==> run a: inputs <==
==> flow/design.v <==
module cache(
    clk,
    proc_reset,
    proc_read,
    proc_write,
    proc_addr,
    proc_wdata,
    proc_stall,
    proc_rdata,
    mem_read,
    mem_write,
    mem_addr,
    mem_rdata,
    mem_wdata,
    mem_ready
);
    input          clk;
    input          proc_reset;
    input          proc_read, proc_write;
    input   [29:0] proc_addr;
    input   [31:0] proc_wdata;
    output reg        proc_stall;
    output reg [31:0] proc_rdata;
    input  [127:0] mem_rdata;
    input          mem_ready;
    output reg     mem_read, mem_write;
    output reg [27:0] mem_addr;
    output reg [127:0] mem_wdata;
	reg [127:0] block0, block1, block2, block3, block4, block5, block6, block7, block; 	 
	reg [7:0] valid, valid_save;
	reg [7:0] dirty, dirty_save;
	reg [24:0] tag0, tag1, tag2, tag3, tag4, tag5, tag6, tag7;
	reg [24:0] tag0_save, tag1_save, tag2_save, tag3_save, tag4_save, tag5_save, tag6_save, tag7_save;
	reg hit, stall, dirty_bit, valid_bit;
	reg [24:0] tag, tag_save;
	reg [127:0] data_4word;
	reg [1:0] state, next_state;
	reg [127:0] mem_data;
	reg [127:0] block0_save, block1_save,block2_save,block3_save,block4_save,block5_save,block6_save,block7_save;
	wire clk_i, rst_i;
assign clk_i = clk;
assign rst_i = proc_reset;
	always@ (*) begin   
		case(proc_addr[4:2])
		3'd0: begin
			dirty_bit = dirty_save[0];
			data_4word = block0_save;
			tag = tag0_save;
			valid_bit = valid_save[0];
		end
		3'd1: begin
			dirty_bit = dirty_save[1];
			data_4word = block1_save;
			tag = tag1_save;
			valid_bit = valid_save[1];
		end
		3'd2: begin
			dirty_bit = dirty_save[2];
			data_4word = block2_save;
			tag = tag2_save;
			valid_bit = valid_save[2];
		end
		3'd3: begin
			dirty_bit = dirty_save[3];
			data_4word = block3_save;
			tag = tag3_save;
			valid_bit = valid_save[3];
		end
		3'd4: begin
			dirty_bit = dirty_save[4];
			data_4word = block4_save;
			tag = tag4_save;
			valid_bit = valid_save[4];
		end
		3'd5: begin
			dirty_bit = dirty_save[5];
			data_4word = block5_save;
			tag = tag5_save;
			valid_bit = valid_save[5];
		end
		3'd6: begin
			dirty_bit = dirty_save[6];
			data_4word = block6_save;
			tag = tag6_save;
			valid_bit = valid_save[6];
		end
		3'd7: begin
			dirty_bit = dirty_save[7];
			data_4word = block7_save;
			tag = tag7_save;
			valid_bit = valid_save[7];
		end
		endcase
	end
	always @(valid_bit or tag or proc_addr or state) begin
		if(valid_bit && (tag == proc_addr[29:5]) && ~state[1] && ~state[0]) begin
			stall = 1'b0;
			hit = 1'b1;
		end
		else begin
			stall = 1'b1;
			hit = 1'b0;
		end
	end
	always @(*) begin
			case(proc_addr[1:0])
				2'd0: begin block = data_4word; block[31:0] = proc_wdata; end
				2'd1: begin block = data_4word; block[63:32] = proc_wdata; end
				2'd2: begin block = data_4word; block[95:64] = proc_wdata; end
				2'd3: begin block = data_4word; block[127:96] = proc_wdata; end
			endcase
	end
	always @(*)begin	 
		case(state) 
		2'b00:begin
			tag0 = tag0_save;
			tag1 = tag1_save;
			tag2 = tag2_save;
			tag3 = tag3_save;
			tag4 = tag4_save;
			tag5 = tag5_save;
			tag6 = tag6_save;
			tag7 = tag7_save;
		if(proc_write && hit) begin
			case(proc_addr[4:2])
			3'd0: begin 
				valid = valid_save;
				dirty = dirty_save;
				valid[0] = 1'b1;
				dirty[0] = 1'b1;
				block0 = block;
				block1 = block1_save;
				block2 = block2_save;
				block3 = block3_save;
				block4 = block4_save;
				block5 = block5_save;
				block6 = block6_save;
				block7 = block7_save;
				end
			3'd1: begin 
				valid = valid_save;
				dirty = dirty_save;
				valid[1] = 1'b1; 
				dirty[1] = 1'b1;
				block1 = block;
				block0 = block0_save;
				block2 = block2_save;
				block3 = block3_save;
				block4 = block4_save;
				block5 = block5_save;
				block6 = block6_save;
				block7 = block7_save;				
			end
			3'd2: begin 
				valid = valid_save;
				dirty = dirty_save;
				valid[2] = 1'b1; 
				dirty[2] = 1'b1;
				block2 = block;
				block0 = block0_save;
				block1 = block1_save;
				block3 = block3_save;	
				block4 = block4_save;
				block5 = block5_save;
				block6 = block6_save;
				block7 = block7_save;
			end
			3'd3: begin
				valid = valid_save;
				dirty = dirty_save;
				valid[3] = 1'b1; 
				dirty[3] = 1'b1;
				block3 = block;	
				block0 = block0_save;
				block1 = block1_save;
				block2 = block2_save;
				block4 = block4_save;
				block5 = block5_save;
				block6 = block6_save;
				block7 = block7_save;	
			end
			3'd4: begin 
				valid = valid_save;
				dirty = dirty_save;
				valid[4] = 1'b1; 
				dirty[4] = 1'b1;
				block4 = block; 
				block0 = block0_save;
				block1 = block1_save;
				block2 = block2_save;
				block3 = block3_save;
				block5 = block5_save;
				block6 = block6_save;
				block7 = block7_save;
			end
			3'd5: begin 
				valid = valid_save;
				dirty = dirty_save;
				valid[5] = 1'b1; 
				dirty[5] = 1'b1;
				block5 = block;
				block0 = block0_save;
				block1 = block1_save;
				block2 = block2_save;
				block3 = block3_save;
				block4 = block4_save;
				block6 = block6_save;
				block7 = block7_save; 
			end
			3'd6: begin 
				valid = valid_save;
				dirty = dirty_save;
				valid[6] = 1'b1; 
				dirty[6] = 1'b1;
				block6 = block; 
				block0 = block0_save;
				block1 = block1_save;
				block2 = block2_save;
				block3 = block3_save;
				block4 = block4_save;
				block5 = block5_save;
				block7 = block7_save;
			end
			3'd7: begin 
				valid = valid_save;
				dirty = dirty_save;
				valid[7] = 1'b1; 
				dirty[7] = 1'b1;
				block7 = block; 
				block0 = block0_save;
				block1 = block1_save;
				block2 = block2_save;
				block3 = block3_save;
				block4 = block4_save;
				block5 = block5_save;
				block6 = block6_save;
			end
			endcase
		end
		else begin
			valid = valid_save;
			dirty = dirty_save;
			block0 = block0_save;
			block1 = block1_save;
			block2 = block2_save;
			block3 = block3_save;
			block4 = block4_save;
			block5 = block5_save;
			block6 = block6_save;
			block7 = block7_save;
		end
		end
		2'b10:begin
			case(proc_addr[4:2])
			3'd0: begin 	
				valid = valid_save;
				dirty = dirty_save;
				valid[0] = 1'b1; 
				tag0 = proc_addr[29:5];
				tag1 = tag1_save;
				tag2 = tag2_save;
				tag3 = tag3_save;
				tag4 = tag4_save;
				tag5 = tag5_save;
				tag6 = tag6_save;
				tag7 = tag7_save;
				dirty[0] = 1'b0;
				block0 = mem_rdata;
				block1 = block1_save;
				block2 = block2_save;
				block3 = block3_save;
				block4 = block4_save;
				block5 = block5_save;
				block6 = block6_save;
				block7 = block7_save;				 
			end
			3'd1: begin 
				valid = valid_save;
				dirty = dirty_save;
				valid[1] = 1'b1; 
				tag1 = proc_addr[29:5];
				tag0 = tag0_save;
				tag2 = tag2_save;
				tag3 = tag3_save;
				tag4 = tag4_save;
				tag5 = tag5_save;
				tag6 = tag6_save;
				tag7 = tag7_save;
				dirty[1] = 1'b0;
				block1 = mem_rdata; 
				block0 = block0_save;
				block2 = block2_save;
				block3 = block3_save;
				block4 = block4_save;
				block5 = block5_save;
				block6 = block6_save;
				block7 = block7_save;
			end
			3'd2: begin 
				valid = valid_save;
				dirty = dirty_save;
				valid[2] = 1'b1; 
				tag2 = proc_addr[29:5];
				tag0 = tag0_save;
				tag1 = tag1_save;
				tag3 = tag3_save;
				tag4 = tag4_save;
				tag5 = tag5_save;
				tag6 = tag6_save;
				tag7 = tag7_save;
				dirty[2] = 1'b0;
				block2 = mem_rdata; 
				block0 = block0_save;
				block1 = block1_save;
				block3 = block3_save;
				block4 = block4_save;
				block5 = block5_save;
				block6 = block6_save;
				block7 = block7_save;
			end
			3'd3: begin 
				valid = valid_save;
				dirty = dirty_save;
				valid[3] = 1'b1; 
				tag3 = proc_addr[29:5];
				tag0 = tag0_save;
				tag1 = tag1_save;
				tag2 = tag2_save;
				tag4 = tag4_save;
				tag5 = tag5_save;
				tag6 = tag6_save;
				tag7 = tag7_save;
				dirty[3] = 1'b0;
				block3 = mem_rdata; 
				block0 = block0_save;
				block1 = block1_save;
				block2 = block2_save;
				block4 = block4_save;
				block5 = block5_save;
				block6 = block6_save;
				block7 = block7_save;
			end
			3'd4: begin 
				valid = valid_save;
				dirty = dirty_save;
				valid[4] = 1'b1; 
				tag4 = proc_addr[29:5];
				tag0 = tag0_save;
				tag1 = tag1_save;
				tag2 = tag2_save;
				tag3 = tag3_save;
				tag5 = tag5_save;
				tag6 = tag6_save;
				tag7 = tag7_save;
				dirty[4] = 1'b0;
				block4 = mem_rdata; 
				block0 = block0_save;
				block1 = block1_save;
				block2 = block2_save;
				block3 = block3_save;
				block5 = block5_save;
				block6 = block6_save;
				block7 = block7_save;
			end
			3'd5: begin 
				valid = valid_save;
				dirty = dirty_save;
				valid[5] = 1'b1; 
				tag5 = proc_addr[29:5];
				tag0 = tag0_save;
				tag1 = tag1_save;
				tag2 = tag2_save;
				tag3 = tag3_save;
				tag4 = tag4_save;
				tag6 = tag6_save;
				tag7 = tag7_save;
				dirty[5] = 1'b0;
				block5 = mem_rdata; 
				block0 = block0_save;
				block1 = block1_save;
				block2 = block2_save;
				block3 = block3_save;
				block4 = block4_save;
				block6 = block6_save;
				block7 = block7_save;
			end
			3'd6: begin 
				valid = valid_save;
				dirty = dirty_save;
				valid[6] = 1'b1; 
				tag6 = proc_addr[29:5];
				tag0 = tag0_save;
				tag1 = tag1_save;
				tag2 = tag2_save;
				tag3 = tag3_save;
				tag4 = tag4_save;
				tag5 = tag5_save;
				tag7 = tag7_save;
				dirty[6] = 1'b0;
				block6 = mem_rdata; 
				block0 = block0_save;
				block1 = block1_save;
				block2 = block2_save;
				block3 = block3_save;
				block4 = block4_save;
				block5 = block5_save;
				block7 = block7_save;
			end
			3'd7: begin 
				valid = valid_save;
				dirty = dirty_save;
				valid[7] = 1'b1; 
				tag7 = proc_addr[29:5];
				tag0 = tag0_save;
				tag1 = tag1_save;
				tag2 = tag2_save;
				tag3 = tag3_save;
				tag4 = tag4_save;
				tag5 = tag5_save;
				tag6 = tag6_save;
				dirty[7] = 1'b0;
				block7 = mem_rdata; 
				block0 = block0_save;
				block1 = block1_save;
				block2 = block2_save;
				block3 = block3_save;
				block4 = block4_save;
				block5 = block5_save;
				block6 = block6_save;
			end
			endcase
		end
		default: begin
				valid = valid_save;
				dirty = dirty_save;
				tag0 = tag0_save;
				tag1 = tag1_save;
				tag2 = tag2_save;
				tag3 = tag3_save;
				tag4 = tag4_save;
				tag5 = tag5_save;
				tag6 = tag6_save;
				tag7 = tag7_save;
				block0 = block0_save;
				block1 = block1_save;
				block2 = block2_save;
				block3 = block3_save;
				block4 = block4_save;
				block5 = block5_save;
				block6 = block6_save;
				block7 = block7_save;	
		end
		endcase
	end
	always @(*) begin	 
		case(state) 
			2'b00:begin 	 
				if(hit || ~(proc_read || proc_write)) begin
					next_state = 2'b00;
				end
				else if(dirty_bit) begin
					next_state = 2'b11;
				end
				else begin
					next_state = 2'b10;
				end
			end
			2'b01:begin
				next_state = 2'b00;
			end
			2'b10:begin	 
				if(mem_ready) begin
					next_state = 2'b00;
				end
				else begin
					next_state = 2'b10;
				end
			end
			2'b11:begin	 
				if(mem_ready) begin
					next_state = 2'b10;
				end
				else begin
					next_state = 2'b11;
				end
			end
		endcase
	end
	always @(*) begin	 
		case(state)	
			2'b00:begin	 
				proc_stall = stall;
				mem_read = 1'b0;
				mem_write = 1'b0;
				mem_addr = 28'b0;
				mem_wdata = 128'b0;
				if(proc_read) begin
					case(proc_addr[1:0])
						2'd0: proc_rdata = data_4word[31:0];
						2'd1: proc_rdata = data_4word[63:32];
						2'd2: proc_rdata = data_4word[95:64];
						2'd3: proc_rdata = data_4word[127:96];
					endcase
				end
				else begin
					proc_rdata = 32'b0;
				end
			end
			2'b01: begin
				proc_stall = 1'b0;
				proc_rdata = 32'b0;
				mem_read = 1'b0;
				mem_write = 1'b0;
				mem_addr = 28'b0;
				mem_wdata = 128'b0;
			end
			2'b10:begin	 
				proc_stall = 1'b1;
				proc_rdata = 32'b0;
				mem_read = 1'b1;
				mem_write = 1'b0;
				mem_addr = proc_addr[29:2];
				mem_wdata = 128'b0;
			end
			2'b11:begin	 
				proc_stall = 1'b1;
				proc_rdata = 32'b0;
				mem_read = 1'b0;
				mem_write = 1'b1;
				mem_addr = {tag, proc_addr[4:2]};
				mem_wdata = data_4word;
			end
		endcase
	end
	always@( posedge clk or posedge proc_reset ) begin
	    if( proc_reset ) begin
	    	state <= 2'b00;
			valid_save <= 8'b0;
			dirty_save <= 8'b0;  
			tag0_save <= 25'b0;  
			tag1_save <= 25'b0;  
			tag2_save <= 25'b0;  
			tag3_save <= 25'b0;  
			tag4_save <= 25'b0;  
			tag5_save <= 25'b0;  
			tag6_save <= 25'b0;  
			tag7_save <= 25'b0;  
		end
	    else begin
	    	state <= next_state;
			valid_save <= valid;
			dirty_save <= dirty;
			tag0_save <= tag0;
			tag1_save <= tag1;
			tag2_save <= tag2;
			tag3_save <= tag3;
			tag4_save <= tag4;
			tag5_save <= tag5;
			tag6_save <= tag6;
			tag7_save <= tag7;
	    end
	end
	always @(posedge clk_i or posedge rst_i) begin
		if(rst_i) begin
			block0_save <= 128'b0;
			block1_save <= 128'b0;
			block2_save <= 128'b0;
			block3_save <= 128'b0;
			block4_save <= 128'b0;
			block5_save <= 128'b0;
			block6_save <= 128'b0;
			block7_save <= 128'b0;	
		end
		else begin
			block0_save <= block0;
			block1_save <= block1;
			block2_save <= block2;
			block3_save <= block3;
			block4_save <= block4;
			block5_save <= block5;
			block6_save <= block6;
			block7_save <= block7;
		end
	end
endmodule
==> flow/run.sh <==
#!/bin/bash
# the make line also repeats each setting of config.mk as NAME=value (left out here)
make -C /OpenROAD-flow-scripts/flow DESIGN_CONFIG=/design/flow/config.mk WORK_HOME=/design/flow/orfs CLKGATE_MAP_FILE= finish
==> flow/config.mk <==
export PLATFORM = sky130hd
export DESIGN_NAME = cache
export DESIGN_NICKNAME = cache
export VERILOG_FILES = /design/flow/design.v
export SDC_FILE = /design/flow/constraint.sdc
export NUM_CORES = 4
export LEC_CHECK = 0
export CAP_MARGIN = 30
export CORE_MARGIN = 6
export CORE_UTILIZATION = 45
export CTS_CLUSTER_DIAMETER = 93
export GPL_ROUTABILITY_DRIVEN = 0
export MAX_ROUTING_LAYER = met4
export PLACE_DENSITY = 0.6
export SLEW_MARGIN = 40
export TNS_END_PERCENT = 20
==> flow/constraint.sdc <==
create_clock -name core_clock -period 6.39 [get_ports {clk}]
set_input_delay 1.2780 -clock core_clock [delete_from_list [all_inputs] [get_ports {clk}]]
set_output_delay 1.2780 -clock core_clock [all_outputs]
set_load 0.01 [all_outputs]
==> inputs of run b, as changes to run a <==
==> flow/config.mk (replaced) <==
export PLATFORM = sky130hd
export DESIGN_NAME = cache
export DESIGN_NICKNAME = cache
export VERILOG_FILES = /design/flow/design.v
export SDC_FILE = /design/flow/constraint.sdc
export NUM_CORES = 4
export LEC_CHECK = 0
export CAP_MARGIN = 20
export CORE_MARGIN = 2
export CORE_UTILIZATION = 72
export HOLD_SLACK_MARGIN = -0.08
export MAX_ROUTING_LAYER = met4
export PLACE_DENSITY = 0.6
export SLEW_MARGIN = 20
==> flow/constraint.sdc (replaced) <==
create_clock -name core_clock -period 5.2 [get_ports {clk}]
set_input_delay 1.0400 -clock core_clock [delete_from_list [all_inputs] [get_ports {clk}]]
set_output_delay 1.0400 -clock core_clock [all_outputs]
set_load 0.01 [all_outputs]
==> inputs of run c, as changes to run a <==
==> flow/config.mk (replaced) <==
export PLATFORM = sky130hd
export DESIGN_NAME = cache
export DESIGN_NICKNAME = cache
export VERILOG_FILES = /design/flow/design.v
export SDC_FILE = /design/flow/constraint.sdc
export NUM_CORES = 4
export LEC_CHECK = 0
export CAP_MARGIN = 20
export CORE_MARGIN = 2
export CORE_UTILIZATION = 72
export CTS_CLUSTER_SIZE = 50
export HOLD_SLACK_MARGIN = -0.08
export MAX_ROUTING_LAYER = met4
export PLACE_DENSITY = 0.64
export SETUP_SLACK_MARGIN = -0.27
export SLEW_MARGIN = 20
==> flow/constraint.sdc (replaced) <==
create_clock -name core_clock -period 4.18 [get_ports {clk}]
set_input_delay 0.8360 -clock core_clock [delete_from_list [all_inputs] [get_ports {clk}]]
set_output_delay 0.8360 -clock core_clock [all_outputs]
set_load 0.01 [all_outputs]
==> inputs of run d, as changes to run a <==
--- a/flow/config.mk
+++ b/flow/config.mk
@@ -8,2 +8,4 @@
 export CAP_MARGIN = 30
+export CELL_PAD_IN_SITES_DETAIL_PLACEMENT = 1
+export CORE_ASPECT_RATIO = 1.17
 export CORE_MARGIN = 6
@@ -11,4 +13,5 @@
 export CTS_CLUSTER_DIAMETER = 93
-export GPL_ROUTABILITY_DRIVEN = 0
-export MAX_ROUTING_LAYER = met4
+export GPL_ROUTABILITY_DRIVEN = 1
+export GPL_TIMING_DRIVEN = 0
+export MAX_ROUTING_LAYER = met5
 export PLACE_DENSITY = 0.6
==> flow/constraint.sdc (replaced) <==
create_clock -name core_clock -period 9.75 [get_ports {clk}]
set_input_delay 1.9500 -clock core_clock [delete_from_list [all_inputs] [get_ports {clk}]]
set_output_delay 1.9500 -clock core_clock [all_outputs]
set_load 0.01 [all_outputs]
==> results <==
item	run c	run a	run d	run b
Status	finished with violations	finished clean	finished with violations	finished with violations
Violated checks	max-capacitance violations, max-slew violations, negative setup slack	-	negative setup slack	negative setup slack
GR Util All Layers	0.6095	0.3403	0.4933	0.5576
Share of the final layout cell area in sequential cells	0.4049	0.4287	0.4136	0.4270
Detailed Routing Iterations Pass 1	17	5	5	7
Non-filler instance count after layout	7311	7422	7753	6891
Lkg Pwr	0.03453 µW	0.03155 µW	0.03275 µW	0.03224 µW
Power Sequential	21400 µW	13400 µW	8920 µW	16800 µW
Post-Place Cell Area	71160 µm²	67530 µm²	70190 µm²	68230 µm²
Floorplan utilization	0.7251	0.4533	0.4536	0.7251
Critical path's slowest cell	sky130_fd_sc_hd__or3_4	sky130_fd_sc_hd__a211oi_1	sky130_fd_sc_hd__clkdlybuf4s50_1	sky130_fd_sc_hd__clkdlybuf4s50_1
Area growth from synthesis to final layout	26.89%	19.85%	24.22%	20.32%
Wire length on met2	106900 µm	105100 µm	148100 µm	97910 µm
Hold path start	valid_save[7]	valid_save[0]	valid_save[4]	tag5_save[8]
Worst min-delay path endpoint	valid_save[7]	valid_save[0]	valid_save[4]	tag5_save[8]
Buffer count excluding the clock tree in the final layout	1171	649	923	800
Number of tap cells inserted	1080	1768	1764	1080
Antenna violations before repair	53	26	87	26
Worst Setup EP	proc_rdata[25]	proc_rdata[11]	proc_rdata[22]	proc_rdata[15]
Wire length of the first global-routing pass	368900 µm	345800 µm	480700 µm	338400 µm
Final-report max-slew violation count	7	0	0	0
Total vias in the final route	55842	46920	55060	50282
Post-Place Setup Slack	-0.7703 ns	0.2451 ns	-1.148 ns	-0.2659 ns
Internal power summed over all cells	33980 µW	21660 µW	14080 µW	26480 µW
Critical path peak fanout	16	52	10	27
Power figures rest on the tool's default switching activity, not on a simulated workload.
